## flow/design.v

```verilog
module Mux #(parameter N = 4)(
	input [N-1:0] A, B,
	input S,
	output [N-1:0] C
);
assign C = S? A: B;
endmodule 
module Adder #(parameter N = 4)(
    input [N-1:0] A,B,
    output [N-1:0] C
);
assign C = A+B;
endmodule
module Register #(parameter N = 10) (
	input clk, rst,
	input [N-1:0] D,
	input en,
	output logic [N-1:0] Q
);
always_ff @(posedge clk or posedge rst)
	if(rst) Q <= 10'h00;
	else if(en)
		Q <= D;
endmodule 
module Register_File(
    input  logic [3:0] A1, A2, A3,
    input  logic       clk,
    input  logic       rst,
    input  logic       WE3,
    input  logic [31:0] WD3,
    input  logic [31:0] R15,
    output logic [31:0] RD1, RD2
);
    logic [31:0] rf [14:0];   
    always_ff @(posedge clk) begin
        if (rst) begin
            for (int i = 0; i < 15; i++)
                rf[i] <= 32'h00000000;
        end else if (WE3) begin
            rf[A3] <= WD3;
        end
    end
    assign RD1 = (A1 == 4'b1111) ? R15 : rf[A1];
    assign RD2 = (A2 == 4'b1111) ? R15 : rf[A2];
endmodule
module Extender(
    input  logic [23:0] A,
    input  logic [1:0] ImmSrc,
    output logic [31:0] Out
);
 always_comb
    case(ImmSrc)
    2'b00: Out={24'b0,A[7:0]};
    2'b01: Out={20'b0,A[11:0]};
    2'b10: Out={{6{A[23]}},A[23:0],2'b00};
    default: Out=32'bx; 
    endcase
 endmodule
module ALU #(parameter N = 32)(
    input  logic [N-1:0] A,
    input  logic [N-1:0] B,
    input  logic [1:0]   ALUCtrl,
    output logic [N-1:0] Result,
    output logic [3:0]   Flags  
);
    logic [N:0] pre_Result;   
    logic [N:0] pre_Sub;      
    always_comb begin
        Result     = '0;
        pre_Result = '0;
        pre_Sub    = '0;
        Flags      = 4'b0000;
        case (ALUCtrl)
            2'b10: begin   
                Result = A & B;
            end
            2'b11: begin   
                Result = A | B;
            end
            2'b00: begin   
                pre_Result = {1'b0, A} + {1'b0, B};
                Result     = pre_Result[N-1:0];
                Flags[2]   = pre_Result[N];   
                Flags[3]   = (A[N-1] == B[N-1]) && (Result[N-1] != A[N-1]);  
            end
            2'b01: begin   
                pre_Sub    = {1'b0, A} - {1'b0, B};
                Result     = pre_Sub[N-1:0];
                Flags[2]   = pre_Sub[N];   
                Flags[3]   = (A[N-1] != B[N-1]) && (Result[N-1] != A[N-1]);  
            end
        endcase
        Flags[0] = (Result == 0);      
        Flags[1] = Result[N-1];        
    end
endmodule
module Condition_Check(
    input  logic [3:0] Flag,   
    input  logic [3:0] Cond,
    output logic       CondEx
);
logic V, C, N, Z;
assign {V, C, N, Z} = Flag;
always_comb begin
    case (Cond)
        4'b0000: CondEx = Z;                      
        4'b0001: CondEx = ~Z;                     
        4'b0010: CondEx = C;                      
        4'b0011: CondEx = ~C;                     
        4'b0100: CondEx = N;                      
        4'b0101: CondEx = ~N;                     
        4'b0110: CondEx = V;                      
        4'b0111: CondEx = ~V;                     
        4'b1000: CondEx = ~Z & C;                 
        4'b1001: CondEx = Z | ~C;                 
        4'b1010: CondEx = ~(N ^ V);               
        4'b1011: CondEx = N ^ V;                  
        4'b1100: CondEx = ~Z & ~(N ^ V);          
        4'b1101: CondEx = Z | (N ^ V);            
        4'b1110: CondEx = 1'b1;                   
        default: CondEx = 1'b0;                   
    endcase
end
endmodule
module Decoder (
	input logic [1:0] Op,
	input logic[5:0] Funct,
	input logic[3:0] Rd,
	output logic [1:0] FlagW,
	output logic PCS, RegW, MemW, MemtoReg, ALUSrc, 
	output logic [1:0] ImmSrc, RegSrc, ALUControl,
	output logic NoWrite
);
	logic Branch, ALUOP;
	PC_Logic pc_logic_inst(
		.Rd(Rd),
		.Branch(Branch), 
		.RegW(RegW),
		.PCS(PCS)
	);
	Main_Decoder main_decoder_inst(
		.Op(Op),
		.Funct(Funct),
		.Branch(Branch), 
		.RegW(RegW), 
		.MemW(MemW), 
		.MemtoReg(MemtoReg), 
		.ALUSrc(ALUSrc), 
		.ImmSrc(ImmSrc), 
		.RegSrc(RegSrc),
		.ALUOP(ALUOP)
	);
	ALU_Decoder alu_decoder_inst (
		.ALUOP(ALUOP),
		.Funct(Funct[4:0]),
		.ALUControl(ALUControl), 
		.FlagW(FlagW),
		.NoWrite(NoWrite)
	);
endmodule 
module PC_Logic (
	input logic [3:0] Rd,
	input logic Branch, RegW,
	output logic PCS
);
	assign PCS = ((Rd == 4'd15) & RegW) | Branch;
endmodule 
module Main_Decoder (
	input logic [1:0] Op,
	input logic [5:0] Funct,
	output logic Branch, RegW, MemW, MemtoReg, ALUSrc, 
	output logic [1:0] ImmSrc, RegSrc,
	output logic ALUOP
);
    always_comb begin
	     Branch = 0;
        RegW = 0;
        MemW = 0;
        MemtoReg = 0;
        ALUSrc = 0;
        ImmSrc = 2'b00;
        RegSrc = 2'b00;
        ALUOP = 0;
        case (Op)
            2'b00: begin
					 Branch = 0;
					 MemtoReg = 0;
					 MemW = 0;
					 RegW = 1;
					 ALUOP = 1;
                if (Funct[5] == 1'b0) begin
                    ALUSrc = 0;
                    RegSrc = 2'b00;
                end else begin
                    ALUSrc = 1;
                    ImmSrc = 2'b00;
                    RegSrc = 2'b00;  
                end
            end
            2'b01: begin
					 Branch = 0;
					 ALUSrc = 1;
					 ImmSrc = 2'b01;
					 ALUOP = 0;
                if (Funct[0] == 1'b0) begin
                    MemW  = 1;
                    RegW  = 0;
                    RegSrc = 2'b10;
                end else begin
						  MemtoReg = 1;
						  MemW = 0;
						  RegW = 1;
						  RegSrc = 2'b00;
                end
            end
            2'b10: begin
					 Branch = 1;
					 MemtoReg = 0;
					 MemW = 0;
					 ALUSrc = 1;
					 ImmSrc = 2'b10;
					 RegW = 0;
					 RegSrc = 2'b01;
					 ALUOP = 0;
            end
        endcase
    end
endmodule
module ALU_Decoder (
	input logic ALUOP,
	input logic [4:0] Funct,
	output logic [1:0] ALUControl, FlagW,
	output logic NoWrite
);
	always_comb begin
		 case (ALUOP)
			  1'b0: begin
					ALUControl = 2'b00;
					FlagW      = 2'b00;
					NoWrite    = 1'b0;
			  end
			  1'b1: begin
					case (Funct[4:1])
						 4'b0100: begin
							  ALUControl = 2'b00;
							  FlagW      = Funct[0] ? 2'b11 : 2'b00;
							  NoWrite    = 1'b0;
						 end
						 4'b0010: begin
							  ALUControl = 2'b01;
							  FlagW      = Funct[0] ? 2'b11 : 2'b00;
							  NoWrite    = 1'b0;
						 end
						 4'b0000: begin
							  ALUControl = 2'b10;
							  FlagW      = Funct[0] ? 2'b10 : 2'b00;
							  NoWrite    = 1'b0;
						 end
						 4'b1100: begin
							  ALUControl = 2'b11;
							  FlagW      = Funct[0] ? 2'b10 : 2'b00;
							  NoWrite    = 1'b0;
						 end
						 4'b1010: begin 
							  ALUControl = 2'b01;
							  FlagW = 2'b11;
							  NoWrite = 1'b1;
						 end
						 default: begin
							  ALUControl = 2'b00;
							  FlagW      = 2'b00;
							  NoWrite    = 1'b0;
						 end
					endcase
			  end
		 endcase
	end
endmodule 
module Control_Unit(
    input  logic [3:0] Cond,
    input  logic [1:0] Op,
    input  logic [5:0] Funct,
    input  logic [3:0] Rd,
    input  logic [3:0] Flags,
    input  logic       clk,
    input  logic       rst,
    output logic       PCSrc,
    output logic       MemtoReg,
    output logic       MemWrite,
    output logic [1:0] ALUControl,
    output logic       ALUSrc,
    output logic [1:0] ImmSrc,
    output logic       RegWrite,
    output logic [1:0] RegSrc
);
    logic       RegW;
    logic       MemW;
    logic       ALUOP;
    logic       Branch;
    logic       PCS;
    logic       CondEx;
    logic [1:0] FlagW;
    logic [3:0] ALUfLags;
	 logic NoWrite;
	Decoder decoder_inst (
		.Op(Op),
		.Funct(Funct),
		.Rd(Rd),
		.FlagW(FlagW),
		.PCS(PCS), 
		.RegW(RegW), 
		.MemW(MemW), 
		.MemtoReg(MemtoReg), 
		.ALUSrc(ALUSrc), 
		.ImmSrc(ImmSrc), 
		.RegSrc(RegSrc), 
		.ALUControl(ALUControl),
		.NoWrite(NoWrite)
	);
    Register #(2) Register_Flag1(
        .clk(clk), 
        .rst(rst),
        .D(Flags[3:2]),
        .en(FlagW[1] & CondEx),
        .Q(ALUfLags[3:2])
    );
    Register #(2) Register_Flag2(
        .clk(clk), 
        .rst(rst),
        .D(Flags[1:0]),
        .en(FlagW[0] & CondEx),
        .Q(ALUfLags[1:0])
    );
    Condition_Check inst_Condition_Check(
        .Flag(ALUfLags), 
        .Cond(Cond), 
        .CondEx(CondEx)
    );
    assign PCSrc     = PCS & CondEx & ~NoWrite;
    assign RegWrite  = RegW & CondEx;
    assign MemWrite  = MemW & CondEx;
endmodule
module CPU (
	input logic clk, rst,
	input logic [31:0] Instr,
	input logic [31:0] ReadData,
	output logic [31:0] WriteData,
	output logic MemWrite,
	output logic [31:0] PC,
	output logic [31:0] ALUResult,
	output logic [31:0] Result
);
	logic [3:0] RA1, RA2;
	logic [31:0] SrcA, SrcB;
	logic [31:0] next_PC, PCPlus4, PCPlus8;
	logic [31:0] ExtImm;
	logic PCSrc;
	logic MemtoReg;
	logic [1:0] ALUControl;
	logic ALUSrc;
	logic [1:0] ImmSrc;
	logic RegWrite;
	logic [1:0] RegSrc;
	logic [3:0] AluFlags;
	logic started;
	logic load_PC;
	always_ff @(posedge clk or posedge rst) begin
		if (rst)
			started <= 0;
		else
			started <= 1;
	end
	assign load_PC = started;
	Mux #(.N(32)) next_PC_inst (
		.A(Result),
		.B(PCPlus4),
		.S(PCSrc),
		.C(next_PC)
	);
	Register #(.N(32)) PC_Register (
		.clk(clk), 
		.rst(rst),
		.D(next_PC),
		.en(load_PC),
		.Q(PC)
	);
	Mux #(.N(4)) RA1_inst (
		.A(4'd15),
		.B(Instr[19:16]),
		.S(RegSrc[0]),
		.C(RA1)
	);
	Mux #(.N(4)) RA2_inst (
		.A(Instr[15:12]),
		.B(Instr[3:0]),
		.S(RegSrc[1]),
		.C(RA2)
	);
	Adder #(.N(32)) PCPlus4_inst (
		.A(PC),
		.B(32'd4),
		.C(PCPlus4)
	);
	Adder #(.N(32)) PCPlus8_inst (
		.A(32'd8),
		.B(PC),
		.C(PCPlus8)
	);
	Register_File Reg_file_inst (
		.A1(RA1),
		.A2(RA2),
		.A3(Instr[15:12]),
		.clk(clk),
		.rst(rst),
		.WE3(RegWrite),
		.R15(PCPlus8),
		.RD1(SrcA),
		.RD2(WriteData),
		.WD3(Result)
	);
	Extender Extender_ins (
		.A(Instr[23:0]),
		.ImmSrc(ImmSrc),
		.Out(ExtImm)
	);
	Mux #(.N(32)) ALUSrc_inst (
		.A(ExtImm),
		.B(WriteData),
		.S(ALUSrc),
		.C(SrcB)
	);
	ALU #(.N(32)) ALU_inst (
		.A(SrcA),
		.B(SrcB),
		.ALUCtrl(ALUControl),
		.Result(ALUResult),
		.Flags(AluFlags)
	);
	Mux #(.N(32)) MemToReg_inst (
		.A(ReadData),
		.B(ALUResult),
		.S(MemtoReg),
		.C(Result)
	);
	Control_Unit CU_Inst (
		.clk(clk),
		.rst(rst),
		.Cond(Instr[31:28]),
		.Op(Instr[27:26]),
		.Funct(Instr[25:20]),
		.Rd(Instr[15:12]),
		.Flags(AluFlags),
		.PCSrc(PCSrc),
		.MemtoReg(MemtoReg),
		.MemWrite(MemWrite),
		.ALUControl(ALUControl),
		.ALUSrc(ALUSrc),
		.ImmSrc(ImmSrc),
		.RegWrite(RegWrite),
		.RegSrc(RegSrc)
	);
endmodule
```

## flow/constraint.sdc

```tcl
create_clock -name core_clock -period 21.5 [get_ports {clk}]
set_input_delay 4.3000 -clock core_clock [delete_from_list [all_inputs] [get_ports {clk}]]
set_output_delay 4.3000 -clock core_clock [all_outputs]
set_load 0.01 [all_outputs]
```

## flow/config.mk

```make
export PLATFORM = sky130hd
export DESIGN_NAME = CPU
export DESIGN_NICKNAME = CPU
export VERILOG_FILES = /design/flow/design.v
export SDC_FILE = /design/flow/constraint.sdc
export NUM_CORES = 4
export LEC_CHECK = 0
export CAP_MARGIN = 20
export CORE_MARGIN = 5
export CORE_UTILIZATION = 57
export CTS_CLUSTER_DIAMETER = 80
export HOLD_SLACK_MARGIN = 0.01
export PLACE_DENSITY_LB_ADDON = 0.18
export SETUP_SLACK_MARGIN = 1.56
export SLEW_MARGIN = 20
export TNS_END_PERCENT = 50
```

## flow/run.sh

```bash
#!/bin/bash
# the make line also repeats each setting of config.mk as NAME=value (left out here)
make -C /OpenROAD-flow-scripts/flow DESIGN_CONFIG=/design/flow/config.mk WORK_HOME=/design/flow/orfs CLKGATE_MAP_FILE= finish
```

==> results of run 1 <==
## cell type report
| class | count | area, sq um | share of cell area, % |
|---|---|---|---|
| clock inverters | 37 | 435.4 | 1.113 |
| well taps | 782 | 978.4 | 2.500 |
| flip-flops and latches | 519 | 15400 | 39.35 |
| diodes | 2 | 5.005 | 0.01279 |
| multi-input cells | 2569 | 17590 | 44.94 |
| repair buffers | 292 | 2729 | 6.973 |
| inverters | 172 | 645.6 | 1.650 |
| clock buffers | 60 | 1353 | 3.456 |
## per-stage QoR
stage | instances | instance area (sq um)
CTS | 4429 | 39070
global route | 4431 | 39130
floorplan | 3558 | 34680
global placement | 4332 | 37290
finish | 4433 | 39130
detailed placement | 4332 | 37290
## per-layer routing
| metal | share of wire (%) | global-route usage, % |
|---|---|---|
| met5 | 0.0093 | 0 |
| met4 | 5.1 | 16.54 |
| met3 | 15 | 12.42 |
| met2 | 44 | 61.83 |
| met1 | 36 | 55.10 |
==> results.yml, run 1 <==
# generated from flow reports
yosys:
  asyncSetResetFlopFracSynth_pct: 7.129
  mux_area_share_pct: 13.34
  flop_cell: "sky130_fd_sc_hd__edfxtp_1"
  ys_area_sq_um: 34680
  synth_top_cell_by_count: "sky130_fd_sc_hd__nor2_1"
  top_cells_by_area: "sky130_fd_sc_hd__edfxtp_1 (42%), sky130_fd_sc_hd__mux4_2 (7.6%), sky130_fd_sc_hd__nor2_1 (7.4%), sky130_fd_sc_hd__ha_1 (3.9%), sky130_fd_sc_hd__nand2_1 (3.8%)"
  synth_nets: 3733
  syn-instance-count: 3558
  synth.yosys.warnings: 9
  seq_area_frac_synth_pct: 44.40
  numSynthFlops: 519
  and_or_or_and_share_of_the_synthesized_area_pct: 14.73
  share_of_the_synthesized_area_in_the_top_cell_type_pct: 41.73
  adder_share_pct: 3.976
  yosys-stat-cells: 3558
  top_logic_kind: "simple AND/OR/NAND/NOR gates"
  share_of_the_synthesized_netlist_area_taken_by_xor_and_xnor_gates_pct: 1.995
  yosysUniqueCellTypes: 101
  number_of_synthesized_flops_with_an_enable_pin: 482
  simple_share_synth_pct: 16.10
  synth.avg_cell_area_sq_um: 9.748
  cell_type_with_the_largest_total_area: "sky130_fd_sc_hd__edfxtp_1"
  mappedNetlistArea_sq_um: 34680
  synth.top_cells.by_count: "sky130_fd_sc_hd__nor2_1 (681), sky130_fd_sc_hd__edfxtp_1 (482), sky130_fd_sc_hd__nand2_1 (351)"
floorplan:
  floorplan.core_area_sq_um: 60360
  io_pins: 195
  fp.dieH_um: 256.7
  floorplan.core_util_pct: 57.46
  chipArea_sq_um: 65880
  die_w_um: 256.7
  floorplan.rows: 90
outcome:
  status: "no timing/DRC/antenna violations"
routing:
  route.detailed.vias_per_inst: 7.064
  iteration_0_drc_markers: 4681
  ant_nets: 0
  drcViolationCount: 0
  route.vias.total: 31310
  detailedRoute.firstPassIterationCount: 6
  wire_per_inst_um: 31.42
  postRouteWirelength_um: 139300
pwr:
  switching_power_uw: 1578
  combinationalPower_uw: 1660
  internal_power_uw: 2325
  powerDensity_nw_per_um2: 99.74
  power.sequential.total_uw: 1270
  power_clock_uw: 972
  combinational_fraction_of_design_power_pct: 42.5
  power_frac_seq_pct: 32.6
  power_leakage_uw: 0.01507
  p_sw_share_pct: 40.43
  top_power_group: "combinational cells"
  total_power_uw: 3903
  share_clk_of_total_power_pct: 24.9
  power.ir.vdd_worst_mv: 0.08696
worst_setup_path:
  r2r_end: "Reg_file_inst.rf[9][31]"
  rr_startpoint: "PC_Register.Q[4]"
  worstSetupPathType: "in2out"
  cp-startpoint: "Instr[27]"
  critPathBufInv: 5
  start_kind: "input port"
  setup.worst_path.end: "Result[30]"
  logic_depth_of_the_worst_setup_path_including_buffers: 25
  critPathTopFamily: "AND-OR/OR-AND gates"
  r2r_cells: 23
  crit_path_max_incr_delay_ns: 0.84
  reg2reg_setup_slack_ns: 14.71
  critical_path_peak_fanout: 74
  worst-endpoint-required_ns: 17.20
  timing.critical_path.slowest_stage_cell: "sky130_fd_sc_hd__buf_4"
  endpoint_kind: "output pin"
  critPathArrivalTime_ns: 13.31
placed_design:
  dp.final_hpwl_um: 89680
  placement.setup.worst_slack_ns: 4.142
  port-buffer-count: 194
  place_congestion: 0.9823
global_routing:
  grt_max_degree: 119
  grtUsageTotal_pct: 40.70
  grt.overflow.total: 0
  grt_pass1_wl_um: 201100
  grt_antenna_before_repair: 2
  grt_pass1_vias: 30370
final_timing:
  number_of_slew_limit_violations_in_the_final_report: 0
  final_hold_viol_count: 0
  min_period_over_period_pct: 81.92
  finalSetupViolations: 0
  final.min_clock_period_ns: 17.61
  tightest_slew_ns: 1.156
  final_critical_path_setup_slack_ns: 3.888
  max-slew-margin-rel_pct: 22.91
  clock.fmax_mhz: 56.78
  fin_skew_ns: 0.02695
  fin_worst_hold_slack_ns: 0.5305
  grt_setup_unrepaired: "no"
  fin_setup_tns_ns: 0
cts:
  clock_tree.htree_level_count: 2
  hold_buffers: 0
  cts-buffers-inserted: 53
  cts-root-to-sink-buffers: 3
  post_cts_resize_count: 0
  numClockSinks: 519
  cts_setup_buffers: 0
  cts_tree: "done"
  cts.reportedPaths.clkPinSlew_ns: 0.06
  clock.latency.late_pin_ns: 0.63
  clockRootBuffer: "sky130_fd_sc_hd__clkbuf_16"
finish:
  final_nets: 3782
  fill_cells: 4717
  area_growth_syn_to_layout_pct: 12.84
  fin_util_pct: 64.84
hold_path:
  hp-start: "CU_Inst.Register_Flag1.Q[0]"
  timing.hold.worst.class: "reg2reg"
  worstHoldEndpoint: "CU_Inst.Register_Flag1.Q[0]"
  hold_depth: 2
run:
  cap_viol_max_count: 0
  log.warning_count: 101
==> run 2: changes to the inputs <==
- CORE_MARGIN: 5 -> 4
- CORE_UTILIZATION: 57 -> 40
- CTS_CLUSTER_DIAMETER: 80 -> not set
- HOLD_SLACK_MARGIN: 0.01 -> not set
- PLACE_DENSITY_LB_ADDON: 0.18 -> 0.06
- SETUP_SLACK_MARGIN: 1.56 -> not set
- TNS_END_PERCENT: 50 -> not set
- clock period: 21.5 -> 20.0 ns (I/O delays scaled with it)
==> run 2 against run 1 <==
Still clean. Clock skew rose by 0.0063 ns. Hold slack worse by 0.019 ns. Sequential power grew 8%. Total power is 10% higher. Critical endpoint is now Result[31].
==> results.yml, run 2 <==
# generated from flow reports
outcome:
  status: "no timing/DRC/antenna violations"
final_timing:
  max-slew-margin-rel_pct: 27.06
  tightest_slew_ns: 1.094
  clock.fmax_mhz: 59.13
  final.min_clock_period_ns: 16.91
  grt_setup_unrepaired: "no"
  fin_skew_ns: 0.03328
  finalSetupViolations: 0
  min_period_over_period_pct: 84.56
  final_hold_viol_count: 0
  fin_setup_tns_ns: 0
  number_of_slew_limit_violations_in_the_final_report: 0
yosys:
  asyncSetResetFlopFracSynth_pct: 7.129
  synth.top_cells.by_count: "sky130_fd_sc_hd__nor2_1 (681), sky130_fd_sc_hd__edfxtp_1 (482), sky130_fd_sc_hd__nand2_1 (351)"
  flop_cell: "sky130_fd_sc_hd__edfxtp_1"
  synth_top_cell_by_count: "sky130_fd_sc_hd__nor2_1"
  adder_share_pct: 3.976
  share_of_the_synthesized_netlist_area_taken_by_xor_and_xnor_gates_pct: 1.995
  synth.yosys.warnings: 9
  numSynthFlops: 519
  share_of_the_synthesized_area_in_the_top_cell_type_pct: 41.73
  cell_type_with_the_largest_total_area: "sky130_fd_sc_hd__edfxtp_1"
  and_or_or_and_share_of_the_synthesized_area_pct: 14.73
  synth_nets: 3733
  top_logic_kind: "simple AND/OR/NAND/NOR gates"
  yosys-stat-cells: 3558
  number_of_synthesized_flops_with_an_enable_pin: 482
  yosysUniqueCellTypes: 101
  seq_area_frac_synth_pct: 44.40
  syn-instance-count: 3558
  synth.avg_cell_area_sq_um: 9.748
  simple_share_synth_pct: 16.10
  mappedNetlistArea_sq_um: 34680
  ys_area_sq_um: 34680
  top_cells_by_area: "sky130_fd_sc_hd__edfxtp_1 (42%), sky130_fd_sc_hd__mux4_2 (7.6%), sky130_fd_sc_hd__nor2_1 (7.4%), sky130_fd_sc_hd__ha_1 (3.9%), sky130_fd_sc_hd__nand2_1 (3.8%)"
  mux_area_share_pct: 13.34
routing:
  ant_nets: 0
  route.vias.total: 30390
  diodes: 0
  detailedRoute.firstPassIterationCount: 6
  route.detailed.vias_per_inst: 6.320
  postRouteWirelength_um: 154500
  drcViolationCount: 0
  wire_per_inst_um: 32.12
  iteration_0_drc_markers: 4213
cts:
  cts.reportedPaths.clkPinSlew_ns: 0.05
  cts-buffers-inserted: 59
  cts_tree: "done"
  clockRootBuffer: "sky130_fd_sc_hd__clkbuf_16"
  numClockSinks: 519
  clock.latency.late_pin_ns: 0.65
  hold_buffers: 0
  clock_tree.htree_level_count: 2
  cts-root-to-sink-buffers: 3
  post_cts_resize_count: 0
  cts_setup_buffers: 0
finish:
  fin_util_pct: 46.46
  final_nets: 3792
  area_growth_syn_to_layout_pct: 14.60
  stdcell_area_sq_um: 39750
worst_setup_path:
  rr_startpoint: "PC_Register.Q[3]"
  crit_top_cell: "sky130_fd_sc_hd__nor2_1"
  cp-startpoint: "Instr[27]"
  r2r_cells: 22
  crit_path_max_incr_delay_ns: 0.89
  setup.worst_path.end: "Result[31]"
  r2r_end: "Reg_file_inst.rf[9][25]"
  path_cells: "clkdlybuf4s50_1 -> inv_1 -> ha_1 -> nand2b_1 -> mux2_8 -> buf_4 -> mux4_2 -> mux4_2 -> nor2_1 -> nor2_1 -> a31o_2 -> ha_1 -> nand4b_1 -> nor4_1 -> o211ai_1 -> a21oi_2 -> a21oi_1 -> nor2_1 -> mux2i_1 -> a31oi_4 -> mux2i_4 -> buf_4 -> inv_2 -> clkdlybuf4s50_1"
  critical_path_peak_fanout: 82
  endpoint_kind: "output pin"
  reg2reg_setup_slack_ns: 13.14
  critPathBufInv: 6
  timing.critical_path.slowest_stage_cell: "sky130_fd_sc_hd__mux2_8"
  critPathTopFamily: "buffers and inverters"
  start_kind: "input port"
  logic_depth_of_the_worst_setup_path_including_buffers: 24
  worst-endpoint-required_ns: 16.00
  worstSetupPathType: "in2out"
  critPathArrivalTime_ns: 12.91
floorplan:
  fp.dieH_um: 302.5
  chipArea_sq_um: 91480
  floorplan.core_util_pct: 40.54
  die_w_um: 302.5
  floorplan.rows: 107
  io_pins: 195
  floorplan.core_area_sq_um: 85550
pwr:
  power_frac_seq_pct: 31.9
  power.ir.vdd_worst_mv: 0.07738
  top_power_group: "combinational cells"
  power_leakage_uw: 0.01518
  total_power_uw: 4293
  share_clk_of_total_power_pct: 25.8
  internal_power_uw: 2540
  switching_power_uw: 1754
  combinational_fraction_of_design_power_pct: 42.3
  p_sw_share_pct: 40.85
  power.sequential.total_uw: 1370
  powerDensity_nw_per_um2: 108.0
  combinationalPower_uw: 1820
  power_clock_uw: 1110
global_routing:
  grt_pass1_vias: 29300
  grt_max_degree: 107
  grtUsageTotal_pct: 32.93
  grt_antenna_before_repair: 4
  grt_pass1_wl_um: 215900
  grt.overflow.total: 0
placed_design:
  post_dp_cell_area_sq_um: 37800
  port-buffer-count: 194
  place_congestion: 1.001
  dp.final_hpwl_um: 100700
run:
  cap_viol_max_count: 0
  log.warning_count: 100
hold_path:
  hp-start: "CU_Inst.Register_Flag1.Q[0]"
  timing.hold.worst.class: "reg2reg"
  worstHoldEndpoint: "CU_Inst.Register_Flag1.Q[0]"
  hold_depth: 2
==> run 2: routing by layer <==
| layer | wire length [um] | track usage (%) | vias up |
|---|---|---|---|
| li1 | - | - | 12980 |
| met2 | 70580 | 52.64 | 1820 |
| met5 | 27 | 0 | - |
| met3 | 15210 | 6.333 | 327 |
| met1 | 62900 | 45.26 | 15260 |
| met4 | 5740 | 11.07 | 4 |
==> run 2: layout make-up <==
cell class,instances,area [sq um]
Fill cell,8007,45800
Tap cell,1144,1431
Clock inverter,39,387.9
Clock buffer,70,1559
Inverter,172,645.6
Multi-Input combinational cell,2569,17610
Sequential cell,519,15400
Timing Repair Buffer,296,2714
==> run 2: stage by stage <==
step                cells  setup slack [ns]  hold slack, ns
floorplan            3558             6.630          0.4628
global placement     4700             3.177          0.5008
detailed placement   4700             3.162          0.5102
CTS                  4809             3.117          0.5214
global route         4809             2.799          0.5949
finish               4809             3.088          0.5119
==> run 3: changes to the inputs <==
- CAP_MARGIN: 20 -> 15
- CORE_MARGIN: 4 -> 2
- CORE_UTILIZATION: 40 -> 58
- PLACE_DENSITY_LB_ADDON: 0.06 -> not set
- SETUP_SLACK_MARGIN: not set -> 1.72
- clock period: 20.0 -> 9.53 ns (I/O delays scaled with it)
==> run 3 against run 2 <==
Clock power is 110% higher. Still clean on timing, DRC and antenna. Sequential cell count stayed put. Synthesized cell count stayed put. Register-to-register slack worse by 10 ns. Worst setup slack worse by 3.0 ns. Largest power group unchanged. Count of clock-buffer cells in the layout is 11 lower.
==> results.yml, run 3 <==
# generated from flow reports
routing:
  detailedRoute.firstPassIterationCount: 13
  wire_per_inst_um: 30.60
  postRouteWirelength_um: 155200
  drcViolationCount: 0
  iteration_0_drc_markers: 5955
  route.detailed.vias_per_inst: 6.918
  route.vias.total: 35100
  ant_nets: 0
hold_path:
  worstHoldEndpoint: "CU_Inst.Register_Flag1.Q[0]"
  hp-start: "CU_Inst.Register_Flag1.Q[0]"
  timing.hold.worst.class: "reg2reg"
  hold_depth: 2
worst_setup_path:
  crit_top_cell: "sky130_fd_sc_hd__buf_12"
  reg2reg_setup_slack_ns: 3.09
  cp-startpoint: "Instr[27]"
  setup.worst_path.end: "Result[31]"
  timing.critical_path.slowest_stage_cell: "sky130_fd_sc_hd__mux4_2"
  critPathArrivalTime_ns: 7.51
  critPathBufInv: 12
  r2r_end: "CU_Inst.Register_Flag2.Q[0]"
  worstSetupPathType: "in2out"
  start_kind: "input port"
  critical_path_peak_fanout: 9
  r2r_cells: 28
  rr_startpoint: "PC_Register.Q[3]"
  worst-endpoint-required_ns: 7.62
  logic_depth_of_the_worst_setup_path_including_buffers: 30
  critPathTopFamily: "multiplexers"
  crit_path_max_incr_delay_ns: 0.56
  endpoint_kind: "output pin"
floorplan:
  floorplan.core_util_pct: 58.76
  fp.dieH_um: 248.5
  floorplan.core_area_sq_um: 59020
  io_pins: 195
  floorplan.rows: 89
  die_w_um: 248.5
  chipArea_sq_um: 61770
pwr:
  internal_power_uw: 6473
  power.ir.vdd_worst_mv: 0.1943
  combinational_fraction_of_design_power_pct: 51.3
  power_leakage_uw: 0.01885
  switching_power_uw: 4258
  power_clock_uw: 2340
  p_sw_share_pct: 39.68
  powerDensity_nw_per_um2: 231.6
  combinationalPower_uw: 5500
  top_power_group: "combinational cells"
  share_clk_of_total_power_pct: 21.8
  power_frac_seq_pct: 26.9
  power.sequential.total_uw: 2890
yosys:
  synth_nets: 3733
  seq_area_frac_synth_pct: 44.40
  mux_area_share_pct: 13.34
  synth.avg_cell_area_sq_um: 9.748
  flop_cell: "sky130_fd_sc_hd__edfxtp_1"
  share_of_the_synthesized_netlist_area_taken_by_xor_and_xnor_gates_pct: 1.995
  asyncSetResetFlopFracSynth_pct: 7.129
  yosys-stat-cells: 3558
  and_or_or_and_share_of_the_synthesized_area_pct: 14.73
  syn-instance-count: 3558
  ys_area_sq_um: 34680
  synth.yosys.warnings: 9
  simple_share_synth_pct: 16.10
  share_of_the_synthesized_area_in_the_top_cell_type_pct: 41.73
  numSynthFlops: 519
  synth_top_cell_by_count: "sky130_fd_sc_hd__nor2_1"
  number_of_synthesized_flops_with_an_enable_pin: 482
  synth.top_cells.by_count: "sky130_fd_sc_hd__nor2_1 (681), sky130_fd_sc_hd__edfxtp_1 (482), sky130_fd_sc_hd__nand2_1 (351)"
  top_cells_by_area: "sky130_fd_sc_hd__edfxtp_1 (42%), sky130_fd_sc_hd__mux4_2 (7.6%), sky130_fd_sc_hd__nor2_1 (7.4%), sky130_fd_sc_hd__ha_1 (3.9%), sky130_fd_sc_hd__nand2_1 (3.8%)"
  top_logic_kind: "simple AND/OR/NAND/NOR gates"
  cell_type_with_the_largest_total_area: "sky130_fd_sc_hd__edfxtp_1"
  yosysUniqueCellTypes: 101
  mappedNetlistArea_sq_um: 34680
  adder_share_pct: 3.976
finish:
  area_growth_syn_to_layout_pct: 33.62
  final_nets: 4427
  fin_util_pct: 78.52
  fill_cells: 3722
cts:
  cts_tree: "done"
  hold_buffers: 0
  clock_tree.htree_level_count: 2
  cts-buffers-inserted: 55
  cts.reportedPaths.clkPinSlew_ns: 0.05
  clock.latency.late_pin_ns: 0.66
  cts-root-to-sink-buffers: 3
  numClockSinks: 519
  clockRootBuffer: "sky130_fd_sc_hd__clkbuf_16"
final_timing:
  fin_skew_ns: 0.03435
  number_of_slew_limit_violations_in_the_final_report: 0
  fin_setup_tns_ns: 0
  final.min_clock_period_ns: 9.418
  max-slew-margin-rel_pct: 25.81
  clock.fmax_mhz: 106.2
  fin_worst_hold_slack_ns: 0.5438
  final_hold_viol_count: 0
  min_period_over_period_pct: 98.83
  grt_setup_unrepaired: "yes"
  tightest_slew_ns: 1.110
  finalSetupViolations: 0
global_routing:
  met1_usage_pct: 61.22
  grt.overflow.total: 0
  grt_max_degree: 53
  grt_most_used_layer: "met2"
  grt_pass1_wl_um: 221200
  grtUsageTotal_pct: 48.35
  grt_antenna_before_repair: 3
  grtUsageMet3_pct: 20.29
  global_route.usage.met2_pct: 70.76
  grt_pass1_vias: 34610
run:
  cap_viol_max_count: 0
  log.warning_count: 103
outcome:
  status: "no timing/DRC/antenna violations"
placed_design:
  place_congestion: 1.043
  port-buffer-count: 194
  dp.final_hpwl_um: 104100
-- run 3: per-layer routing --
layer / routed length [um] / vias to the layer above
met5: 214 / -
met2: 65580 / 3434
li1: - / 14250
met3: 26990 / 875
met4: 10350 / 8
met1: 52100 / 16530
-- run 3: layout make-up --
cell class / instances / area, sq um / share of cell area [%]
inverters: 172 / 685.7 / 1.480
clock inverters: 44 / 544.3 / 1.175
flip-flops and latches: 519 / 15400 / 33.23
multi-input cells: 2571 / 18880 / 40.74
repair buffers: 933 / 8467 / 18.27
well taps: 773 / 967.2 / 2.087
clock buffers: 59 / 1391 / 3.002
diodes: 3 / 7.507 / 0.01620
-- run 3: timing repair --
action                                 in CTS  in global routing
endpoints found under the hold margin       0                  0
pin swaps                                 106                 46
gates cloned                                6                  3
setup buffers                              91                 19
gates resized                             346                 81
setup endpoints to repair                  88                 63
-- run 3: per-stage QoR --
| stage | cell area, sq um | power [uW] | cells | setup slack [ns] |
|---|---|---|---|---|
| floorplan | 35350 | 5102 | 3558 | 0.7513 |
| finish | 46340 | 10730 | 5074 | 0.1116 |
| detailed placement | 42180 | 7612 | 4849 | -0.7542 |
| CTS | 45750 | 10260 | 5049 | 0.2286 |
| global placement | 42170 | 7537 | 4849 | -0.6243 |
| global route | 46330 | 10930 | 5071 | 0.02735 |
==> run 4: changes to the inputs <==
- CAP_MARGIN: 15 -> 20
- CORE_UTILIZATION: 58 -> 66
- CTS_CLUSTER_DIAMETER: not set -> 47
- CTS_CLUSTER_SIZE: not set -> 36
- MAX_ROUTING_LAYER: not set -> met4
- SETUP_SLACK_MARGIN: 1.72 -> not set
- clock period: 9.53 -> 9.58 ns (I/O delays scaled with it)
==> run 4 against run 3 <==
The run now fails in global routing. Die size is 12% lower. Synthesized cell count is the same. Synthesized area stayed put.
==> results.yml, run 4 <==
# implementation run metrics
cts:
  numClockSinks: 519
  clock_tree.htree_level_count: 2
  clockRootBuffer: "sky130_fd_sc_hd__clkbuf_16"
  cts-buffers-inserted: 45
  hold_buffers: 0
  cts-root-to-sink-buffers: 3
outcome:
  toolErrorMsg: "[ERROR GRT-0116] Global routing finished with congestion. Check the congestion regions in the DRC Viewer."
  status: "stopped before the end"
  stop_stage: "global routing"
floorplan:
  die_w_um: 233.2
  floorplan.core_area_sq_um: 52240
  floorplan.core_util_pct: 66.40
  fp.dieH_um: 233.2
  chipArea_sq_um: 54400
  floorplan.rows: 84
  io_pins: 195
yosys:
  top_logic_kind: "simple AND/OR/NAND/NOR gates"
  yosysUniqueCellTypes: 101
  numSynthFlops: 519
  simple_share_synth_pct: 16.10
  synth_top_cell_by_count: "sky130_fd_sc_hd__nor2_1"
  share_of_the_synthesized_netlist_area_taken_by_xor_and_xnor_gates_pct: 1.995
  asyncSetResetFlopFracSynth_pct: 7.129
  ys_area_sq_um: 34680
  share_of_the_synthesized_area_in_the_top_cell_type_pct: 41.73
  mappedNetlistArea_sq_um: 34680
  flop_cell: "sky130_fd_sc_hd__edfxtp_1"
  syn-instance-count: 3558
  yosys-stat-cells: 3558
  and_or_or_and_share_of_the_synthesized_area_pct: 14.73
  mux_area_share_pct: 13.34
  number_of_synthesized_flops_with_an_enable_pin: 482
  synth_nets: 3733
  synth.top_cells.by_count: "sky130_fd_sc_hd__nor2_1 (681), sky130_fd_sc_hd__edfxtp_1 (482), sky130_fd_sc_hd__nand2_1 (351)"
  adder_share_pct: 3.976
  synth.yosys.warnings: 9
  cell_type_with_the_largest_total_area: "sky130_fd_sc_hd__edfxtp_1"
  synth.avg_cell_area_sq_um: 9.748
  seq_area_frac_synth_pct: 44.40
  top_cells_by_area: "sky130_fd_sc_hd__edfxtp_1 (42%), sky130_fd_sc_hd__mux4_2 (7.6%), sky130_fd_sc_hd__nor2_1 (7.4%), sky130_fd_sc_hd__ha_1 (3.9%), sky130_fd_sc_hd__nand2_1 (3.8%)"
placed_design:
  placement.setup.worst_slack_ns: -1.072
  number_of_placed_cells_counting_well_taps: 4784
  post_dp_cell_area_sq_um: 41700
  dp.final_hpwl_um: 110500
  port-buffer-count: 194
  place_congestion: 1.132
global_routing:
  grt.overflow.total: 52
  grtUsageTotal_pct: 79.79
run 4: metrics by stage:
stage / power, uW / util [%]
after floorplan: 4870 / -
after global placement: 7275 / 79.82
after detailed placement: 7393 / 79.82
after CTS: 9705 / 85.07
run 4: per-layer routing:
metal  overflow  track usage (%)
met4         20            70.06
met5          -                -
met3         10            69.08
met2         15            91.46
met1          7            80.68
run 4: what timing repair did:
action,CTS
setup buffers,37
setup endpoints to repair,51
cloned,4
gates resized,180
pin swaps,55
==> run 5: changes to the inputs <==
- CORE_UTILIZATION: 66 -> 40
- CTS_CLUSTER_DIAMETER: 47 -> not set
- CTS_CLUSTER_SIZE: 36 -> not set
- MAX_ROUTING_LAYER: met4 -> not set
- SETUP_SLACK_MARGIN: not set -> 1.56
- clock period: 9.58 -> 17.2 ns (I/O delays scaled with it)
==> run 5 against run 4 <==
The run now finishes clean. Synthesized area stayed put. Die size rose by 64%. Synthesized cell count did not move.
==> results.yml, run 5 <==
# generated from flow reports
floorplan:
  die_w_um: 298.5
  chipArea_sq_um: 89080
  floorplan.rows: 107
  fp.dieH_um: 298.5
  io_pins: 195
  floorplan.core_area_sq_um: 85550
  floorplan.core_util_pct: 40.54
cts:
  numClockSinks: 519
  cts.reportedPaths.clkPinSlew_ns: 0.06
  clockRootBuffer: "sky130_fd_sc_hd__clkbuf_16"
  cts-buffers-inserted: 56
  cts-root-to-sink-buffers: 3
  clock_tree.htree_level_count: 2
  cts_setup_buffers: 0
  cts_tree: "done"
  clock.latency.late_pin_ns: 0.62
routing:
  route.vias.total: 29950
  ant_nets: 0
  dr_wl_met3_um: 16810
  wire_per_inst_um: 30.09
  wl_met2_um: 63820
  drcViolationCount: 0
  postRouteWirelength_um: 144700
  wl_met1_um: 56490
  highest_routing_layer_actually_used: "met5"
  iteration_0_drc_markers: 4188
  route.detailed.vias_per_inst: 6.229
  detailedRoute.firstPassIterationCount: 7
yosys:
  synth.avg_cell_area_sq_um: 9.748
  mappedNetlistArea_sq_um: 34680
  synth_nets: 3733
  synth.yosys.warnings: 9
  synth.top_cells.by_count: "sky130_fd_sc_hd__nor2_1 (681), sky130_fd_sc_hd__edfxtp_1 (482), sky130_fd_sc_hd__nand2_1 (351)"
  yosys-stat-cells: 3558
  number_of_synthesized_flops_with_an_enable_pin: 482
  ys_area_sq_um: 34680
  synth_top_cell_by_count: "sky130_fd_sc_hd__nor2_1"
  and_or_or_and_share_of_the_synthesized_area_pct: 14.73
  top_cells_by_area: "sky130_fd_sc_hd__edfxtp_1 (42%), sky130_fd_sc_hd__mux4_2 (7.6%), sky130_fd_sc_hd__nor2_1 (7.4%), sky130_fd_sc_hd__ha_1 (3.9%), sky130_fd_sc_hd__nand2_1 (3.8%)"
  cell_type_with_the_largest_total_area: "sky130_fd_sc_hd__edfxtp_1"
  mux_area_share_pct: 13.34
  syn-instance-count: 3558
  simple_share_synth_pct: 16.10
  numSynthFlops: 519
  share_of_the_synthesized_netlist_area_taken_by_xor_and_xnor_gates_pct: 1.995
  asyncSetResetFlopFracSynth_pct: 7.129
  seq_area_frac_synth_pct: 44.40
  share_of_the_synthesized_area_in_the_top_cell_type_pct: 41.73
  adder_share_pct: 3.976
  yosysUniqueCellTypes: 101
  top_logic_kind: "simple AND/OR/NAND/NOR gates"
  flop_cell: "sky130_fd_sc_hd__edfxtp_1"
final_timing:
  final.min_clock_period_ns: 15.29
  tightest_slew_ns: 1.158
  finalSetupViolations: 0
  clock.fmax_mhz: 65.40
  fin_setup_tns_ns: 0
  fin_skew_ns: 0.01452
  grt_setup_unrepaired: "no"
  final_hold_viol_count: 0
  number_of_slew_limit_violations_in_the_final_report: 0
  min_period_over_period_pct: 88.89
  max-slew-margin-rel_pct: 22.49
pwr:
  power.sequential.total_uw: 1590
  power_clock_uw: 1200
  power.ir.vdd_worst_mv: 0.08297
  combinationalPower_uw: 2120
  share_clk_of_total_power_pct: 24.3
  internal_power_uw: 2890
  power_frac_seq_pct: 32.5
  powerDensity_nw_per_um2: 124.1
  power_leakage_uw: 0.01510
  p_sw_share_pct: 41.19
  total_power_uw: 4914
  switching_power_uw: 2024
  top_power_group: "combinational cells"
  combinational_fraction_of_design_power_pct: 43.2
global_routing:
  grt.overflow.total: 0
  grt_antenna_before_repair: 4
  grtUsageTotal_pct: 31.35
  grt_pass1_vias: 28870
  grt_max_degree: 107
  grt_pass1_wl_um: 204200
worst_setup_path:
  cp-startpoint: "Instr[27]"
  logic_depth_of_the_worst_setup_path_including_buffers: 23
  path_cells: "clkdlybuf4s50_1 -> inv_1 -> ha_1 -> nand2b_2 -> mux2_8 -> buf_4 -> mux4_2 -> mux4_2 -> nor2_1 -> nor2_1 -> a31o_2 -> ha_1 -> nand4b_1 -> nor4_1 -> o211ai_1 -> a21oi_2 -> a21oi_1 -> nor2_1 -> mux2i_1 -> a31oi_4 -> mux2i_4 -> inv_2 -> clkdlybuf4s50_1"
  crit_path_max_incr_delay_ns: 0.71
  worstSetupPathType: "in2out"
  setup.worst_path.end: "Result[31]"
  r2r_cells: 23
  critPathTopFamily: "multiplexers"
  r2r_end: "Reg_file_inst.rf[5][31]"
  start_kind: "input port"
  critPathBufInv: 5
  rr_startpoint: "PC_Register.Q[3]"
  critical_path_peak_fanout: 34
  endpoint_kind: "output pin"
  crit_top_cell: "sky130_fd_sc_hd__nor2_1"
  critPathArrivalTime_ns: 11.85
  reg2reg_setup_slack_ns: 9.85
  worst-endpoint-required_ns: 13.76
  timing.critical_path.slowest_stage_cell: "sky130_fd_sc_hd__ha_1"
finish:
  area_growth_syn_to_layout_pct: 14.17
  final_nets: 3792
  layout.cells.non_filler: 4808
run:
  cap_viol_max_count: 0
  log.warning_count: 101
hold_path:
  hp-start: "CU_Inst.Register_Flag1.Q[0]"
  hold_depth: 2
  worstHoldEndpoint: "CU_Inst.Register_Flag1.Q[0]"
  timing.hold.worst.class: "reg2reg"
outcome:
  status: "no timing/DRC/antenna violations"
placed_design:
  number_of_placed_cells_counting_well_taps: 4701
  port-buffer-count: 194
  dp.final_hpwl_um: 95390
  place_congestion: 0.9546
==> run 5: repair_timing <==
| action | in CTS | in global routing |
|---|---|---|
| resized | 0 | 1 |
| hold buffers | 0 | 0 |
| setup endpoints to repair | 0 | 7 |
==> run 5: routing by layer <==
metal	track usage, %	vias to the layer above
met2	48.29	1951
met5	0	-
li1	-	12940
met4	14.45	2
met1	41.98	14640
met3	7.241	416
==> run 5: area by class of cell <==
type,count,area (sq um)
repair buffers,297,2734
clock buffers,70,1454
multi-input cells,2571,17630
clock inverters,34,300.3
inverters,172,645.6
diodes,1,2.502
flip-flops and latches,519,15400
well taps,1144,1431
fillers,7965,45950
==> run 5: per-stage QoR <==
| step | setup WS, ns | utilization (%) | area [sq um] | hold slack (ns) |
|---|---|---|---|---|
| global route | 1.631 | 46.28 | 39590 | 0.5202 |
| finish | 1.910 | 46.29 | 39600 | 0.4952 |
| CTS | 1.623 | 46.24 | 39560 | 0.5070 |
| floorplan | 4.950 | - | 34680 | 0.4628 |
| global placement | 1.694 | 44.19 | 37810 | 0.5045 |
| detailed placement | 1.637 | 44.19 | 37810 | 0.4938 |
==> run 6: changes to the inputs <==
- SETUP_SLACK_MARGIN: 1.56 -> not set
- clock period: 17.2 -> 20.0 ns (I/O delays scaled with it)
==> run 6 against run 5 <==
Sequential power fell by 14%. Sequential cell count did not move. Hold slack improved by 0.037 ns. Clock power fell by 21%. Via count barely moved. Routed wire length fell by 2.1%. Largest power group unchanged. Highest routed layer unchanged.
==> results.yml, run 6 <==
# generated from flow reports
yosys:
  top_cells_by_area: "sky130_fd_sc_hd__edfxtp_1 (42%), sky130_fd_sc_hd__mux4_2 (7.6%), sky130_fd_sc_hd__nor2_1 (7.4%), sky130_fd_sc_hd__ha_1 (3.9%), sky130_fd_sc_hd__nand2_1 (3.8%)"
  cell_type_with_the_largest_total_area: "sky130_fd_sc_hd__edfxtp_1"
  mappedNetlistArea_sq_um: 34680
  synth_top_cell_by_count: "sky130_fd_sc_hd__nor2_1"
  syn-instance-count: 3558
  asyncSetResetFlopFracSynth_pct: 7.129
  ys_area_sq_um: 34680
  synth.yosys.warnings: 9
  synth.avg_cell_area_sq_um: 9.748
  share_of_the_synthesized_area_in_the_top_cell_type_pct: 41.73
  mux_area_share_pct: 13.34
  simple_share_synth_pct: 16.10
  synth.top_cells.by_count: "sky130_fd_sc_hd__nor2_1 (681), sky130_fd_sc_hd__edfxtp_1 (482), sky130_fd_sc_hd__nand2_1 (351)"
  share_of_the_synthesized_netlist_area_taken_by_xor_and_xnor_gates_pct: 1.995
  and_or_or_and_share_of_the_synthesized_area_pct: 14.73
  seq_area_frac_synth_pct: 44.40
  adder_share_pct: 3.976
  numSynthFlops: 519
  flop_cell: "sky130_fd_sc_hd__edfxtp_1"
  top_logic_kind: "simple AND/OR/NAND/NOR gates"
  synth_nets: 3733
  number_of_synthesized_flops_with_an_enable_pin: 482
  yosys-stat-cells: 3558
  yosysUniqueCellTypes: 101
worst_setup_path:
  cp-startpoint: "Instr[27]"
  logic_depth_of_the_worst_setup_path_including_buffers: 24
  start_kind: "input port"
  endpoint_kind: "output pin"
  r2r_cells: 22
  reg2reg_setup_slack_ns: 12.88
  rr_startpoint: "PC_Register.Q[3]"
  path_cells: "clkdlybuf4s50_1 -> inv_1 -> ha_1 -> nand2b_1 -> mux2_8 -> buf_4 -> mux4_2 -> mux4_2 -> nor2_1 -> nor2_1 -> a31o_2 -> ha_1 -> nand4b_1 -> nor4_1 -> o211ai_1 -> a21oi_2 -> a21oi_1 -> nor2_1 -> mux2i_1 -> a31oi_4 -> mux2i_4 -> buf_4 -> inv_2 -> clkdlybuf4s50_1"
  crit_path_max_incr_delay_ns: 0.85
  timing.critical_path.slowest_stage_cell: "sky130_fd_sc_hd__mux2_8"
  setup.worst_path.end: "Result[31]"
  critPathBufInv: 6
  worst-endpoint-required_ns: 16.00
  r2r_end: "Reg_file_inst.rf[1][31]"
  crit_top_cell: "sky130_fd_sc_hd__nor2_1"
  critPathTopFamily: "multiplexers"
  worstSetupPathType: "in2out"
  critPathArrivalTime_ns: 13.10
  critical_path_peak_fanout: 75
placed_design:
  number_of_placed_cells_counting_well_taps: 4698
  port-buffer-count: 194
  place_congestion: 0.9510
  dp.final_hpwl_um: 94400
final_timing:
  finalSetupViolations: 0
  min_period_over_period_pct: 85.52
  grt_setup_unrepaired: "no"
  clock.fmax_mhz: 58.47
  fin_setup_tns_ns: 0
  fin_skew_ns: 0.02745
  number_of_slew_limit_violations_in_the_final_report: 0
  max-slew-margin-rel_pct: 34.80
  fin_worst_hold_slack_ns: 0.5326
  final.min_clock_period_ns: 17.10
  tightest_slew_ns: 0.9576
  final_hold_viol_count: 0
pwr:
  share_clk_of_total_power_pct: 23.2
  combinationalPower_uw: 1770
  power.sequential.total_uw: 1370
  total_power_uw: 4099
  internal_power_uw: 2426
  p_sw_share_pct: 40.82
  power_frac_seq_pct: 33.5
  top_power_group: "combinational cells"
  combinational_fraction_of_design_power_pct: 43.3
  switching_power_uw: 1673
  power_clock_uw: 951
  power.ir.vdd_worst_mv: 0.06248
  power_leakage_uw: 0.01500
  powerDensity_nw_per_um2: 104.0
floorplan:
  floorplan.core_util_pct: 40.54
  io_pins: 195
  floorplan.rows: 107
  die_w_um: 298.5
  floorplan.core_area_sq_um: 85550
  fp.dieH_um: 298.5
  chipArea_sq_um: 89080
routing:
  postRouteWirelength_um: 141700
  drcViolationCount: 0
  route.vias.total: 29930
  detailedRoute.firstPassIterationCount: 7
  ant_nets: 0
  iteration_0_drc_markers: 3649
  route.detailed.vias_per_inst: 6.243
  wire_per_inst_um: 29.56
cts:
  clock_tree.htree_level_count: 2
  cts_setup_buffers: 0
  clock.latency.late_pin_ns: 0.63
  numClockSinks: 519
  cts-root-to-sink-buffers: 3
  cts.reportedPaths.clkPinSlew_ns: 0.06
  cts_tree: "done"
  post_cts_resize_count: 0
  clockRootBuffer: "sky130_fd_sc_hd__clkbuf_16"
  hold_buffers: 0
  cts-buffers-inserted: 53
global_routing:
  grtUsageTotal_pct: 30.99
  grt_pass1_vias: 28760
  grt_pass1_wl_um: 203000
  grt_antenna_before_repair: 1
  grt.overflow.total: 0
  grt_max_degree: 84
run:
  cap_viol_max_count: 0
  log.warning_count: 98
outcome:
  status: "no timing/DRC/antenna violations"
finish:
  layout.cells.non_filler: 4793
  combGateArea_sq_um: 17600
  final_nets: 3786
  area_growth_syn_to_layout_pct: 13.63
  seqCellArea_sq_um: 15400
  fill_cells: 7999
hold_path:
  worstHoldEndpoint: "CU_Inst.Register_Flag2.Q[0]"
  hold_depth: 1
  timing.hold.worst.class: "reg2reg"
  hp-start: "CU_Inst.Register_Flag2.Q[0]"
run 6: per-layer routing:
metal | track usage, % | share of wire, % | vias up | wire length (um)
li1 | - | - | 12930 | -
met1 | 41.65 | 40 | 14750 | 56250
met2 | 48.18 | 45 | 1863 | 63250
met3 | 6.230 | 10 | 383 | 14870
met4 | 14.42 | 5.2 | 2 | 7322
met5 | 0 | 0.0092 | - | 13
run 6: cell type report:
class	count	area share [%]
Antenna cell	1	0.006350
Inverter	172	1.638
Multi-Input combinational cell	2569	44.66
Timing Repair Buffer	296	6.969
Tap cell	1144	3.632
Clock inverter	22	0.4382
Clock buffer	70	3.581
Sequential cell	519	39.08
run 6: metrics by stage:
step,utilization [%],setup WS [ns],instance area (sq um)
global route,46.06,2.452,39410
finish,46.07,2.897,39410
global placement,44.13,2.954,37750
CTS,46.02,2.938,39370
detailed placement,44.16,2.966,37780
floorplan,-,6.630,34680
==> run 7: changes to the inputs <==
- CORE_UTILIZATION: 40 -> 72
- PLACE_DENSITY_LB_ADDON: not set -> 0.27
- SETUP_SLACK_MARGIN: not set -> 3.92
- clock period: 20.0 -> 13.5 ns (I/O delays scaled with it)
==> run 7 against run 6 <==
Die size shrank 44%. Synthesized area is the same. The run now fails in global routing. Synthesized cell count is the same.
==> results.yml, run 7 <==
# implementation run metrics
outcome:
  status: "stopped before the end"
  stop_stage: "global routing"
  toolErrorMsg: "[ERROR GRT-0116] Global routing finished with congestion. Check the congestion regions in the DRC Viewer."
cts:
  clock_tree.htree_level_count: 2
  clockRootBuffer: "sky130_fd_sc_hd__clkbuf_16"
  cts-root-to-sink-buffers: 3
  numClockSinks: 519
  cts-buffers-inserted: 49
floorplan:
  floorplan.rows: 80
  floorplan.core_util_pct: 72.79
  floorplan.core_area_sq_um: 47650
  chipArea_sq_um: 49940
  fp.dieH_um: 223.5
  die_w_um: 223.5
  io_pins: 195
yosys:
  and_or_or_and_share_of_the_synthesized_area_pct: 14.73
  syn-instance-count: 3558
  yosys-stat-cells: 3558
  synth_top_cell_by_count: "sky130_fd_sc_hd__nor2_1"
  adder_share_pct: 3.976
  yosysUniqueCellTypes: 101
  asyncSetResetFlopFracSynth_pct: 7.129
  ys_area_sq_um: 34680
  top_logic_kind: "simple AND/OR/NAND/NOR gates"
  cell_type_with_the_largest_total_area: "sky130_fd_sc_hd__edfxtp_1"
  top_cells_by_area: "sky130_fd_sc_hd__edfxtp_1 (42%), sky130_fd_sc_hd__mux4_2 (7.6%), sky130_fd_sc_hd__nor2_1 (7.4%), sky130_fd_sc_hd__ha_1 (3.9%), sky130_fd_sc_hd__nand2_1 (3.8%)"
  synth_nets: 3733
  simple_share_synth_pct: 16.10
  number_of_synthesized_flops_with_an_enable_pin: 482
  mappedNetlistArea_sq_um: 34680
  synth.yosys.warnings: 9
  seq_area_frac_synth_pct: 44.40
  share_of_the_synthesized_netlist_area_taken_by_xor_and_xnor_gates_pct: 1.995
  share_of_the_synthesized_area_in_the_top_cell_type_pct: 41.73
  numSynthFlops: 519
  mux_area_share_pct: 13.34
  synth.avg_cell_area_sq_um: 9.748
  flop_cell: "sky130_fd_sc_hd__edfxtp_1"
  synth.top_cells.by_count: "sky130_fd_sc_hd__nor2_1 (681), sky130_fd_sc_hd__edfxtp_1 (482), sky130_fd_sc_hd__nand2_1 (351)"
placed_design:
  port-buffer-count: 194
  place_congestion: 1.044
  dp.final_hpwl_um: 97540
global_routing:
  grtUsageTotal_pct: 88.16
  grt.overflow.total: 254
-- run 7: per-stage QoR --
stage	std cells	cell area (sq um)	setup WS (ns)	utilization, %	hold WS, ns
2_1_floorplan	3558	35320	3.133	-	0.4628
4_1_cts	4508	42820	2.577	89.87	0.5514
3_3_place_gp	4181	37630	0.7590	78.98	0.5224
3_5_place_dp	4181	37640	0.6651	79.00	0.5385
-- run 7: per-layer routing --
layer	overflow	GRT usage, %
met1	18	88.40
met2	118	96.69
met3	19	81.11
met4	93	85.40
met5	6	67.45
-- run 7: what timing repair did --
| action | 4_1_cts |
|---|---|
| hold endpoints to repair | 0 |
| pin swaps | 116 |
| endpoints found under the setup margin | 161 |
| cloned | 12 |
| resized | 528 |
| setup buffers | 228 |
| hold buffers | 0 |
==> run 8: changes to the inputs <==
- CAP_MARGIN: 20 -> 15
- CORE_UTILIZATION: 72 -> 58
- PLACE_DENSITY_LB_ADDON: 0.27 -> not set
- SETUP_SLACK_MARGIN: 3.92 -> 1.23
- clock period: 13.5 -> 9.66 ns (I/O delays scaled with it)
==> run 8 against run 7 <==
Synthesized area is the same. Die size grew 24%. Now clean on timing, DRC and antenna. Synthesized cell count is the same.
==> results.yml, run 8 <==
# generated from flow reports
pwr:
  switching_power_uw: 4352
  power.ir.vdd_worst_mv: 0.2540
  total_power_uw: 10820
  share_clk_of_total_power_pct: 21.6
  combinational_fraction_of_design_power_pct: 52.1
  power_clock_uw: 2330
  combinationalPower_uw: 5640
  top_power_group: "combinational cells"
  p_sw_share_pct: 40.24
  power_leakage_uw: 0.01908
  power.sequential.total_uw: 2850
  powerDensity_nw_per_um2: 231.8
  power_frac_seq_pct: 26.3
  internal_power_uw: 6464
floorplan:
  die_w_um: 248.5
  floorplan.core_util_pct: 58.76
  floorplan.rows: 89
  floorplan.core_area_sq_um: 59020
  chipArea_sq_um: 61770
  io_pins: 195
  fp.dieH_um: 248.5
yosys:
  syn-instance-count: 3558
  yosys-stat-cells: 3558
  mux_area_share_pct: 13.34
  top_logic_kind: "simple AND/OR/NAND/NOR gates"
  mappedNetlistArea_sq_um: 34680
  cell_type_with_the_largest_total_area: "sky130_fd_sc_hd__edfxtp_1"
  seq_area_frac_synth_pct: 44.40
  number_of_synthesized_flops_with_an_enable_pin: 482
  synth_nets: 3733
  share_of_the_synthesized_netlist_area_taken_by_xor_and_xnor_gates_pct: 1.995
  share_of_the_synthesized_area_in_the_top_cell_type_pct: 41.73
  synth.avg_cell_area_sq_um: 9.748
  numSynthFlops: 519
  synth.top_cells.by_count: "sky130_fd_sc_hd__nor2_1 (681), sky130_fd_sc_hd__edfxtp_1 (482), sky130_fd_sc_hd__nand2_1 (351)"
  asyncSetResetFlopFracSynth_pct: 7.129
  and_or_or_and_share_of_the_synthesized_area_pct: 14.73
  synth.yosys.warnings: 9
  synth_top_cell_by_count: "sky130_fd_sc_hd__nor2_1"
  yosysUniqueCellTypes: 101
  adder_share_pct: 3.976
  ys_area_sq_um: 34680
  flop_cell: "sky130_fd_sc_hd__edfxtp_1"
  simple_share_synth_pct: 16.10
  top_cells_by_area: "sky130_fd_sc_hd__edfxtp_1 (42%), sky130_fd_sc_hd__mux4_2 (7.6%), sky130_fd_sc_hd__nor2_1 (7.4%), sky130_fd_sc_hd__ha_1 (3.9%), sky130_fd_sc_hd__nand2_1 (3.8%)"
global_routing:
  grtUsageTotal_pct: 49.23
  grt.overflow.total: 0
  grt_pass1_vias: 34970
  grt_antenna_before_repair: 4
  grt_pass1_wl_um: 225200
  grt_max_degree: 53
outcome:
  status: "no timing/DRC/antenna violations"
routing:
  detailedRoute.firstPassIterationCount: 14
  highest_routing_layer_actually_used: "met5"
  route.vias.total: 36280
  ant_nets: 0
  route.detailed.vias_per_inst: 7.107
  wire_per_inst_um: 31.78
  wl_met2_um: 68470
  wl_met1_um: 53250
  iteration_0_drc_markers: 6533
  postRouteWirelength_um: 162200
  drcViolationCount: 0
  dr_wl_met3_um: 27700
worst_setup_path:
  critPathBufInv: 13
  r2r_cells: 20
  start_kind: "input port"
  logic_depth_of_the_worst_setup_path_including_buffers: 30
  worstSetupPathType: "in2out"
  reg2reg_setup_slack_ns: 3.09
  crit_top_cell: "sky130_fd_sc_hd__buf_4"
  crit_path_max_incr_delay_ns: 0.57
  rr_startpoint: "PC_Register.Q[3]"
  worst-endpoint-required_ns: 7.73
  r2r_end: "Reg_file_inst.rf[9][31]"
  critPathTopFamily: "buffers and inverters"
  cp-startpoint: "Instr[27]"
  setup.worst_path.end: "Result[27]"
  endpoint_kind: "output pin"
  critical_path_peak_fanout: 9
  timing.critical_path.slowest_stage_cell: "sky130_fd_sc_hd__mux2i_4"
  critPathArrivalTime_ns: 7.55
cts:
  cts-buffers-inserted: 55
  cts_tree: "done"
  numClockSinks: 519
  clockRootBuffer: "sky130_fd_sc_hd__clkbuf_16"
  clock.latency.late_pin_ns: 0.69
  clock_tree.htree_level_count: 2
  cts.reportedPaths.clkPinSlew_ns: 0.06
  hold_buffers: 0
  cts-root-to-sink-buffers: 3
hold_path:
  hold_depth: 1
  timing.hold.worst.class: "reg2reg"
  hp-start: "CU_Inst.Register_Flag2.Q[0]"
  worstHoldEndpoint: "CU_Inst.Register_Flag2.Q[0]"
finish:
  stdcell_area_sq_um: 46660
  seqCellArea_sq_um: 15400
  fin_util_pct: 79.06
  final_nets: 4460
  area_growth_syn_to_layout_pct: 34.54
  fill_cells: 3631
  combGateArea_sq_um: 19050
final_timing:
  tightest_slew_ns: 1.163
  finalSetupViolations: 0
  number_of_slew_limit_violations_in_the_final_report: 0
  final_hold_viol_count: 0
  grt_setup_unrepaired: "yes"
  min_period_over_period_pct: 98.21
  final.min_clock_period_ns: 9.487
  clock.fmax_mhz: 105.4
  max-slew-margin-rel_pct: 22.18
  fin_skew_ns: 0.07297
run:
  cap_viol_max_count: 0
  log.warning_count: 103
placed_design:
  post_dp_cell_area_sq_um: 42050
  place_congestion: 1.090
  port-buffer-count: 194
  dp.final_hpwl_um: 105600
[run 8: per-layer routing]
layer | global-route usage, % | vias to the layer above
li1 | - | 14330
met1 | 61.59 | 17030
met2 | 72.55 | 3794
met3 | 20.33 | 1118
met4 | 26.93 | 12
met5 | 1.158 | -
[run 8: layout make-up]
cell class                      count  share of cell area (%)
Antenna cell                        2                 0.01073
Sequential cell                   519                   33.00
Multi-Input combinational cell   2571                   40.82
Tap cell                          773                   2.073
Clock inverter                     40                   1.067
Clock buffer                       62                   3.006
Timing Repair Buffer              966                   18.56
Inverter                          172                   1.459
[run 8: timing repair]
action | 4_1_cts | 5_1_grt
pin swaps | 92 | 59
cloned | 2 | 2
resized | 322 | 214
endpoints found under the setup margin | 63 | 62
buffers inserted | 94 | 52
[run 8: through the flow]
step / hold slack [ns] / cells / setup TNS [ns] / worst slack, ns
final: 0.5357 / 5105 / 0 / 0.1731
after global routing: 0.5763 / 5103 / 0 / 0.04748
after CTS: 0.5407 / 5049 / 0 / 0.2862
after detailed placement: 0.5280 / 4851 / -17.26 / -0.6949
after global placement: 0.4984 / 4851 / -16.28 / -0.6698
after floorplan: 0.4628 / 3558 / 0 / 0.8293
==> run 9: changes to the inputs <==
- CAP_MARGIN: 15 -> 20
- CORE_UTILIZATION: 58 -> 65
- MAX_ROUTING_LAYER: not set -> met4
==> run 9 against run 8 <==
The flow now stops in global routing. Synthesized cell count unchanged. Synthesized area stayed put. Die size fell by 11%.
==> results.yml, run 9 <==
# implementation run metrics
yosys:
  and_or_or_and_share_of_the_synthesized_area_pct: 14.73
  syn-instance-count: 3558
  share_of_the_synthesized_area_in_the_top_cell_type_pct: 41.73
  synth_top_cell_by_count: "sky130_fd_sc_hd__nor2_1"
  top_cells_by_area: "sky130_fd_sc_hd__edfxtp_1 (42%), sky130_fd_sc_hd__mux4_2 (7.6%), sky130_fd_sc_hd__nor2_1 (7.4%), sky130_fd_sc_hd__ha_1 (3.9%), sky130_fd_sc_hd__nand2_1 (3.8%)"
  mux_area_share_pct: 13.34
  share_of_the_synthesized_netlist_area_taken_by_xor_and_xnor_gates_pct: 1.995
  flop_cell: "sky130_fd_sc_hd__edfxtp_1"
  synth.top_cells.by_count: "sky130_fd_sc_hd__nor2_1 (681), sky130_fd_sc_hd__edfxtp_1 (482), sky130_fd_sc_hd__nand2_1 (351)"
  numSynthFlops: 519
  adder_share_pct: 3.976
  number_of_synthesized_flops_with_an_enable_pin: 482
  mappedNetlistArea_sq_um: 34680
  yosysUniqueCellTypes: 101
  synth.yosys.warnings: 9
  seq_area_frac_synth_pct: 44.40
  synth_nets: 3733
  yosys-stat-cells: 3558
  cell_type_with_the_largest_total_area: "sky130_fd_sc_hd__edfxtp_1"
  ys_area_sq_um: 34680
  top_logic_kind: "simple AND/OR/NAND/NOR gates"
  synth.avg_cell_area_sq_um: 9.748
  asyncSetResetFlopFracSynth_pct: 7.129
  simple_share_synth_pct: 16.10
cts:
  cts-buffers-inserted: 53
  clockRootBuffer: "sky130_fd_sc_hd__clkbuf_16"
  cts-root-to-sink-buffers: 3
  clock_tree.htree_level_count: 2
  numClockSinks: 519
  hold_buffers: 0
floorplan:
  floorplan.core_area_sq_um: 52660
  fp.dieH_um: 235.0
  floorplan.rows: 84
  chipArea_sq_um: 55220
  die_w_um: 235.0
  io_pins: 195
  floorplan.core_util_pct: 65.87
placed_design:
  dp.final_hpwl_um: 106300
  port-buffer-count: 194
  placement.setup.worst_slack_ns: -0.6526
  place_congestion: 1.155
  post_dp_cell_area_sq_um: 41660
outcome:
  stop_stage: "global routing"
  status: "stopped before the end"
==> run 9: stage by stage <==
stage | TNS [ns] | instances | power (uW)
2_1_floorplan | 0 | 3558 | 4963
3_3_place_gp | -11.64 | 4746 | 7265
3_5_place_dp | -14.35 | 4746 | 7376
4_1_cts | 0 | 4928 | 9992
==> run 9: repair_timing <==
| action | in CTS |
|---|---|
| endpoints found under the setup margin | 63 |
| pin swaps | 115 |
| cloned | 3 |
| resized | 385 |
| setup buffers | 82 |
No activity file was given, so power comes from the tool's default toggle rates.
